## main
module main #(
    parameter MAIN_DIV = 8,      
    parameter SCAN_DIV = 4       
)(
    input wire clk,
    input wire rst,    
    input wire btnC,   
    input wire btnL,   
    input wire btnR,   
    input wire [7:0] num1,   
    input wire [7:0] num2,   
    output wire [6:0] seg,            
    output wire [3:0] an,              
    output wire multiplicationFinished    
);
    wire dividedClock;   
    wire dividedTick;    
    clockDivider #(MAIN_DIV) clockDiv(
        .clk(clk),
        .rst(rst),
        .en(1'b1),
        .clk_out(dividedClock),
        .tick(dividedTick)
    );
    wire [7:0] num1Complement, num2Complement;
    wire [7:0] multiplier, multiplicand;
    wire [7:0] multiplicandShifted;
    wire [15:0] multiplierShifted;
    reg  [15:0] productReg;
    reg signReg;
    wire tempSign;
    wire [19:0] bcdOutput;
    wire [15:0] tempOutput;
    assign num1Complement = ~num1 + 1'b1;
    assign num2Complement = ~num2 + 1'b1;
    assign multiplier = (num1[7] == 1) ? num1Complement : num1;
    assign multiplicand = (num2[7] == 1) ? num2Complement : num2;
    wire enableDebounce, enableSync;
    debouncer debounceInst(
        .clk(clk),
        .ce(dividedTick),
        .rst(rst),
        .in(btnC),
        .out(enableDebounce)
    );
    synchronizer syncInst(
        .clk(clk),
        .ce(dividedTick),
        .rst(rst),
        .in(enableDebounce),
        .out(enableSync)
    );
    wire Psel, EP, EA, EB, LA, LB, RstP;
    shift_right_register shiftRightReg(
        .clk(clk),
        .ce(dividedTick),
        .rst(rst),
        .load(LB),
        .en(EB),
        .Num(multiplicand),
        .Out(multiplicandShifted)
    );
    shift_left_register shiftLeftReg(
        .clk(clk),
        .ce(dividedTick),
        .rst(rst),
        .load(LA),
        .en(EA),
        .Num(multiplier),
        .Out(multiplierShifted)
    );
    CU controlUnit(
        .b0(multiplicandShifted[0]),
        .z(multiplicationFinished),  
        .load(enableSync),
        .Psel(Psel),
        .EP(EP),
        .EA(EA),
        .EB(EB),
        .LA(LA),
        .LB(LB),
        .RstP(RstP)
    );
  ...
Size: roughly 2,100 cells after synthesis, ~130 flip-flops, roughly 33 I/O pins.
export LEC_CHECK = 0
export ABC_AREA = 1
export CAP_MARGIN = 20
export CORE_MARGIN = 2
export CORE_UTILIZATION = 68
export CTS_CLUSTER_SIZE = 96
export PLACE_DENSITY = 0.6
export SETUP_SLACK_MARGIN = 4.01
export SLEW_MARGIN = 20
export TNS_END_PERCENT = 15
create_clock -name core_clock -period 14.0 [get_ports {clk}]
run.sh (not shown) runs the stock make flow with config.mk's settings and CLKGATE_MAP_FILE=.
Then changed:
- ABC_AREA: 1 -> not set
- CORE_UTILIZATION: 68 -> 58
- CTS_CLUSTER_SIZE: 96 -> not set
- PLACE_DENSITY: 0.6 -> not set
- SETUP_SLACK_MARGIN: 4.01 -> not set
- TNS_END_PERCENT: 15 -> not set
- clock period: 14.0 -> 8.97 ns (I/O delays scaled with it)
After rerunning:
- This time the run finished with negative setup slack left
- final area came out higher by 38%
- routed wire length grows by 16%
- total power grows by 56%
- setup slack degrades by 5.0 ns
- register-to-register slack is worse by 4.6 ns
- die size rises by 39%
- non-clock buffer count climbs by 467
Then changed:
- ABC_AREA: not set -> 1
- CORE_UTILIZATION: 58 -> 67
- CTS_CLUSTER_SIZE: not set -> 72
- SETUP_SLACK_MARGIN: not set -> -0.55
This time the run did not get past global routing.
Area after synthesis is lower by 16%.
Die size is lower by 27%.
Synthesized cell count is higher by 2.8%.
Then changed:
- ABC_AREA: 1 -> not set
- CAP_MARGIN: 20 -> 15
- CORE_UTILIZATION: 67 -> 40
- CTS_CLUSTER_SIZE: 72 -> not set
- SETUP_SLACK_MARGIN: -0.55 -> not set
- SLEW_MARGIN: 20 -> 15
- clock period: 8.97 -> 20.0 ns (I/O delays scaled with it)
=> The changed run went through all stages and came out clean. Synthesized area went up by about 20%. Die size went up by about 100%. Synthesized cell count went down by 2.7%.

* * *

main again, from the RTL that the note above started with.
export LEC_CHECK = 0
export ABC_AREA = 1
export CAP_MARGIN = 40
export CORE_MARGIN = 2
export CORE_UTILIZATION = 65
export CTS_CLUSTER_DIAMETER = 33
export GPL_ROUTABILITY_DRIVEN = 1
export PLACE_DENSITY = 0.6
export SLEW_MARGIN = 15
create_clock -name core_clock -period 9.64 [get_ports {clk}]
The baseline stopped in 5_1_grt, error ODB-0269.
Edit:
- CAP_MARGIN: 40 -> 20
- CORE_UTILIZATION: 65 -> 40
- CTS_CLUSTER_DIAMETER: 33 -> default
- GPL_ROUTABILITY_DRIVEN: 1 -> default
- SLEW_MARGIN: 15 -> 20
- clock period: 9.64 -> 20.0 ns (I/O delays scaled with it)
Result: The changed run finished clean. Die size came out higher by about 60%. Area after synthesis is unchanged. Synthesized cell count is unchanged.
Edit:
- CORE_ASPECT_RATIO: default -> 1.97
- CTS_CLUSTER_DIAMETER: default -> 310
- CTS_CLUSTER_SIZE: default -> 100
- PLACE_DENSITY: 0.6 -> default
- SETUP_SLACK_MARGIN: default -> 4.56
- SLEW_MARGIN: 20 -> 30
- TNS_END_PERCENT: default -> 15
Fmax hardly moves.
Sequential share of layout area barely changes.
Count of clock-buffer cells in the layout falls by 1.
Total power is lower by 0.82%.
Register-to-register slack got worse by 70 ps.
Synthesized area is unchanged.
Synthesized cell count is unchanged.
Edit:
- ABC_AREA: 1 -> 0
- CAP_MARGIN: 20 -> 10
- CELL_PAD_IN_SITES_DETAIL_PLACEMENT: default -> 2
- CORE_ASPECT_RATIO: 1.97 -> default
- CORE_UTILIZATION: 40 -> 33
- CTS_CLUSTER_DIAMETER: 310 -> 336
- CTS_CLUSTER_SIZE: 100 -> default
- GPL_TIMING_DRIVEN: default -> 0
- MAX_ROUTING_LAYER: default -> met4
- MIN_ROUTING_LAYER: default -> met2
- PLACE_DENSITY: default -> 0.6
- SETUP_SLACK_MARGIN: 4.56 -> 4.48
- SLEW_MARGIN: 30 -> 35
- TNS_END_PERCENT: 15 -> 30
=> The changed run never finished: it broke off in 5_1_grt. Die size is higher by 44%. Synthesized cell count is lower by 2.7%. Synthesized area is higher by 20%.
Edit:
- ABC_AREA: 0 -> 1
- CAP_MARGIN: 10 -> 20
- CORE_ASPECT_RATIO: default -> 1.1
- CORE_MARGIN: 2 -> 9
- CORE_UTILIZATION: 33 -> 40
- CTS_CLUSTER_DIAMETER: 336 -> 310
- CTS_CLUSTER_SIZE: default -> 69
- GPL_TIMING_DRIVEN: 0 -> default
- HOLD_SLACK_MARGIN: default -> 0.15
- PLACE_DENSITY: 0.6 -> default
- PLACE_DENSITY_LB_ADDON: default -> 0.03
- SETUP_SLACK_MARGIN: 4.48 -> 2.52
- SLEW_MARGIN: 35 -> 5
- TNS_END_PERCENT: 30 -> default
With this change the flow went through all stages and came out clean.
Synthesized cell count grows by about 2.8%.
Synthesized area shrinks by 16%.
Die area shrinks by about 20%.
Edit:
- CELL_PAD_IN_SITES_DETAIL_PLACEMENT: 2 -> default
- CORE_ASPECT_RATIO: 1.1 -> 1.97
- CORE_MARGIN: 9 -> 2
- CORE_UTILIZATION: 40 -> 25
- CTS_CLUSTER_DIAMETER: 310 -> 312
- CTS_CLUSTER_SIZE: 69 -> 100
- HOLD_SLACK_MARGIN: 0.15 -> default
- MAX_ROUTING_LAYER: met4 -> default
- MIN_ROUTING_LAYER: met2 -> default
- PLACE_DENSITY_LB_ADDON: 0.03 -> default
- SETUP_SLACK_MARGIN: 2.52 -> default
- SLEW_MARGIN: 5 -> 30
- TNS_END_PERCENT: default -> 15
What happened:
- The changed run finished clean
- non-clock buffer count decreases by 3
- total power fell by a few percent
- clock skew is lower by 4.2 ps
- worst setup slack gets better by 2800 ps
- global-route usage shrinks by 38 points
- first-iteration DRC count fell by well over a third
- cell area went up slightly
- die area goes up by well over a third
- maximum frequency climbs by about a fifth
- via count shrinks by well over a third
- wire length goes down by well over a third

* * *

main again, from the RTL that the note above started with.
Settings: LEC_CHECK=0, ABC_AREA=0, CAP_MARGIN=40, CORE_MARGIN=2, CORE_UTILIZATION=72, CTS_CLUSTER_DIAMETER=246, CTS_CLUSTER_SIZE=21, GPL_ROUTABILITY_DRIVEN=1, HOLD_SLACK_MARGIN=-0.07, MAX_ROUTING_LAYER=met4, PLACE_DENSITY=0.35, SETUP_SLACK_MARGIN=1.92, SLEW_MARGIN=15, TNS_END_PERCENT=15; clock period 7.22 ns.
The baseline never finished: it broke off in 4_1_cts.
Then changed:
- ABC_AREA: 0 -> 1
- CORE_UTILIZATION: 72 -> 58
- CTS_CLUSTER_DIAMETER: 246 -> 33
- CTS_CLUSTER_SIZE: 21 -> not set
- HOLD_SLACK_MARGIN: -0.07 -> not set
- MAX_ROUTING_LAYER: met4 -> not set
- PLACE_DENSITY: 0.35 -> not set
- PLACE_DENSITY_LB_ADDON: not set -> 0.17
- SETUP_SLACK_MARGIN: 1.92 -> not set
- TNS_END_PERCENT: 15 -> not set
- clock period: 7.22 -> 12.5 ns (I/O delays scaled with it)
Effect: The new run finished clean; die area grows by 3.7%; synthesized cell count grows by 2.8%; synthesized area shrinks by 16%.
Then changed:
- CORE_UTILIZATION: 58 -> 64
- CTS_CLUSTER_SIZE: not set -> 71
- SETUP_SLACK_MARGIN: not set -> 3.12
- clock period: 12.5 -> 12.1 ns (I/O delays scaled with it)
After rerunning: Synthesized cell count is unchanged. Clock power stays flat. Wire length increases by 45%. Worst hold slack gets better by 4.8 ps. Setup slack gets worse by 520 ps. Count of clock-buffer cells in the layout increases by 2. Die size decreases by about 9%. Via count increases by 20%. Area after synthesis stays the same. Cell area increases by 16%. First-iteration DRC count increases by about 140%.
Then changed:
- ABC_AREA: 1 -> 0
- CAP_MARGIN: 40 -> 0
- CORE_ASPECT_RATIO: not set -> 0.84
- CORE_UTILIZATION: 64 -> 29
- CTS_CLUSTER_SIZE: 71 -> not set
- MAX_ROUTING_LAYER: not set -> met4
- SETUP_SLACK_MARGIN: 3.12 -> not set
- clock period: 12.1 -> 9.49 ns (I/O delays scaled with it)
Result:
- Now the flow finished with negative setup slack left
- final area rises by well over a third
- count of clock-buffer cells in the layout falls by 2
- worst setup slack is worse by 3200 ps
- sequential cell count stays the same
Power figures rest on the tool's default switching activity, not on a simulated workload.
